// pokey_advanced
module pokey_advanced (
    input clk,               
    input enable_179mhz,     
    input reset_n,           
    input [3:0] addr,        
    input [7:0] din,         
    input we,                
    output reg audio_pwm     
);
    reg [7:0] audf [0:3];  
    reg [7:0] audc [0:3];  
    reg [7:0] audctl;      
    reg [3:0]  poly4;
    reg [4:0]  poly5;
    reg [16:0] poly17; 
    reg [15:0] counter [0:3]; 
    reg [3:0]  chan_out;    
    reg [4:0] count_64k;    
    reg [6:0] count_15k;    
    reg tick_64khz;
    reg tick_15khz;
    always @(posedge clk) begin
        tick_64khz <= 0;
        tick_15khz <= 0;
        if (!reset_n) begin
            count_64k <= 0;
            count_15k <= 0;
        end else if (enable_179mhz) begin
            if (count_64k == 27) begin  
                count_64k <= 0;
                tick_64khz <= 1;
            end else begin
                count_64k <= count_64k + 1;
            end
            if (count_15k == 113) begin  
                count_15k <= 0;
                tick_15khz <= 1;
            end else begin
                count_15k <= count_15k + 1;
            end
        end
    end
    always @(posedge clk) begin
        if (!reset_n) begin
  ...
For scale: ~980 cells after synthesis, ~170 flip-flops.
Settings: LEC_CHECK=0, ABC_AREA=0, CAP_MARGIN=20, CORE_MARGIN=2, CORE_UTILIZATION=72, CTS_CLUSTER_DIAMETER=103, CTS_CLUSTER_SIZE=37, PLACE_DENSITY=0.37, SETUP_SLACK_MARGIN=0.87, SLEW_MARGIN=20; clock period 3.05 ns.
run.sh (not shown) runs the stock make flow with config.mk's settings and CLKGATE_MAP_FILE=.
The starting point finished but fails on negative setup slack.
Rerun with:
- ABC_AREA: 0 -> 1
- CTS_CLUSTER_DIAMETER: 103 -> unset
- CTS_CLUSTER_SIZE: 37 -> unset
- PLACE_DENSITY: 0.37 -> 0.42
- SETUP_SLACK_MARGIN: 0.87 -> unset
- clock period: 3.05 -> 2.97 ns (I/O delays scaled with it)
Outcome:
- The changed run completed, yet does not pass: negative setup slack
- design area is higher by a few percent
- routed wire length is higher by roughly a tenth
- non-clock buffer count is lower by 6
- core utilization is lower by 0.31 points
Rerun with:
- CORE_UTILIZATION: 72 -> 69
- PLACE_DENSITY: 0.42 -> 0.39
- clock period: 2.97 -> 2.89 ns (I/O delays scaled with it)
After rerunning: The new run completed and failed the layout checks on negative setup slack; maximum frequency grows by a few percent; combinational power came out higher by a few percent; die size is higher by a few percent; clock skew stays flat; total power goes up slightly; global-route usage decreases by 1.8 points; clock power barely changes; routed wire length goes down by a few percent; final cell count is higher slightly; utilization shrinks by 3.6 points; final area barely changes.
Rerun with:
- CAP_MARGIN: 20 -> 35
- CORE_ASPECT_RATIO: unset -> 1.27
- CORE_UTILIZATION: 69 -> 72
- CTS_CLUSTER_DIAMETER: unset -> 113
- CTS_CLUSTER_SIZE: unset -> 24
- MAX_ROUTING_LAYER: unset -> met5
- MIN_ROUTING_LAYER: unset -> met1
- PLACE_DENSITY: 0.39 -> unset
- PLACE_DENSITY_LB_ADDON: unset -> 0.15
- SETUP_SLACK_MARGIN: unset -> -0.05
The changed run ran to the end with violations: negative setup slack.
Cell area came out lower by 0.49%.
Register-to-register slack barely changes.
Wire length came out higher by 5.5%.
Via count came out higher by 2.7%.
Combinational power stays flat.


run 1:
Starting RTL as in the previous note.
clock: 2.89 ns
lec_check: 0
abc_area: 1
cap_margin: 20
core_aspect_ratio: 0.69
core_margin: 2
core_utilization: 72
cts_cluster_size: 10
place_density: 0.39
setup_slack_margin: 0.38
slew_margin: 20
tns_end_percent: 10
In run 1 the implementation ran to completion but is not tape-out ready, as the final checks report negative setup slack.
--- input diff run 1..run 2 ---
# run 1
export LEC_CHECK = 0
export ABC_AREA = 1
export CAP_MARGIN = 20
export CORE_ASPECT_RATIO = 0.69
export CORE_MARGIN = 2
export CORE_UTILIZATION = 72
export CTS_CLUSTER_SIZE = 10
export PLACE_DENSITY = 0.39
export SETUP_SLACK_MARGIN = 0.38
export SLEW_MARGIN = 20
export TNS_END_PERCENT = 10
create_clock -name core_clock -period 2.89 [get_ports {clk}]
# run 2
export LEC_CHECK = 0
export ABC_AREA = 1
export CAP_MARGIN = 20
export CORE_MARGIN = 2
export CORE_UTILIZATION = 72
export CTS_CLUSTER_DIAMETER = 364
export CTS_CLUSTER_SIZE = 14
export HOLD_SLACK_MARGIN = 0.26
export PLACE_DENSITY_LB_ADDON = 0.19
export SETUP_SLACK_MARGIN = 0.74
export SLEW_MARGIN = 20
create_clock -name core_clock -period 2.89 [get_ports {clk}]
### Flow results
Run 2 ran in full, but the layout does not pass; the checks complain about negative setup slack.
The higher total non-filler cell area in the finished layout of run 2 and run 1 is in run 2.
Number of buffer and inverter instances along the worst setup path came out higher on run 2 than on run 1.
In the reports for run 2 and run 1, the smaller HPWL reported at the end of detailed placement belongs to run 2.
Compared to run 1, the routing of run 2 uses less wire.
Relative to run 2, the following input files were edited for run 3:
# run 2
export LEC_CHECK = 0
export ABC_AREA = 1
export CAP_MARGIN = 20
export CORE_MARGIN = 2
export CORE_UTILIZATION = 72
export CTS_CLUSTER_DIAMETER = 364
export CTS_CLUSTER_SIZE = 14
export HOLD_SLACK_MARGIN = 0.26
export PLACE_DENSITY_LB_ADDON = 0.19
export SETUP_SLACK_MARGIN = 0.74
export SLEW_MARGIN = 20
create_clock -name core_clock -period 2.89 [get_ports {clk}]
# run 3
export LEC_CHECK = 0
export ABC_AREA = 1
export CAP_MARGIN = 0
export CORE_ASPECT_RATIO = 1.27
export CORE_MARGIN = 2
export CORE_UTILIZATION = 72
export CTS_CLUSTER_DIAMETER = 129
export CTS_CLUSTER_SIZE = 29
export MAX_ROUTING_LAYER = met5
export MIN_ROUTING_LAYER = met1
export PLACE_DENSITY_LB_ADDON = 0.15
export SETUP_SLACK_MARGIN = 0.82
export SLEW_MARGIN = 20
create_clock -name core_clock -period 2.89 [get_ports {clk}]
Results
Switching share of total power up 0.31 points in run 3 wrt run 2. Going from run 2 to run 3, the global-route wire length before repair was found to have gone down by about 4.5%. Looking at timing-limited maximum frequency across both flows, run 3 is the stronger of the two, with run 2 trailing. The power in sequential cells was comparable across run 2 and run 3. Compared with run 2, in run 3 routed wire length went down, clock skew did not really move, power now smaller, final cell count without fillers level. No crash in run 3: every stage finished, but the layout fails its final checks due to negative setup slack. The hold slack on run 3 is in line with that on run 2.
Setup changes, run 3 to run 4
# run 3
export LEC_CHECK = 0
export ABC_AREA = 1
export CAP_MARGIN = 0
export CORE_ASPECT_RATIO = 1.27
export CORE_MARGIN = 2
export CORE_UTILIZATION = 72
export CTS_CLUSTER_DIAMETER = 129
export CTS_CLUSTER_SIZE = 29
export MAX_ROUTING_LAYER = met5
export MIN_ROUTING_LAYER = met1
export PLACE_DENSITY_LB_ADDON = 0.15
export SETUP_SLACK_MARGIN = 0.82
export SLEW_MARGIN = 20
create_clock -name core_clock -period 2.89 [get_ports {clk}]
# run 4
export LEC_CHECK = 0
export ABC_AREA = 1
export CAP_MARGIN = 20
export CORE_MARGIN = 2
export CORE_UTILIZATION = 72
export CTS_CLUSTER_DIAMETER = 386
export CTS_CLUSTER_SIZE = 14
export PLACE_DENSITY_LB_ADDON = 0.19
export SLEW_MARGIN = 20
create_clock -name core_clock -period 2.89 [get_ports {clk}]
### Flow results
Diff run 3 -> run 4: adder and majority cell fraction of the synthesized area about even; layout overhead on the synthesized area went up 0.60 points; power share of the combinational group down 0.6 points; leakage power held steady. Run 4 ends up with lower estimated wirelength of the detail-placed design than run 3 does. Relative to run 3, the area of all placed cells without fillers of run 4 is higher by 0.52%. Across run 3 and run 4, no clean finish was achieved. Run 3: complete, dirty (negative setup slack). STATUS run=run 4 STAGES=ALL_DONE FINAL_CHECKS=FAILED CAUSE=negative setup slack. sky130_fd_sc_hd__fa_2 as the slowest stage cell on the critical path was reported by run 4, and sky130_fd_sc_hd__dfxtp_2 by run 3. Run 4 vs run 3 — largest driver fanout on the critical path dropped 2.
Power figures rest on the tool's default switching activity, not on a simulated workload.
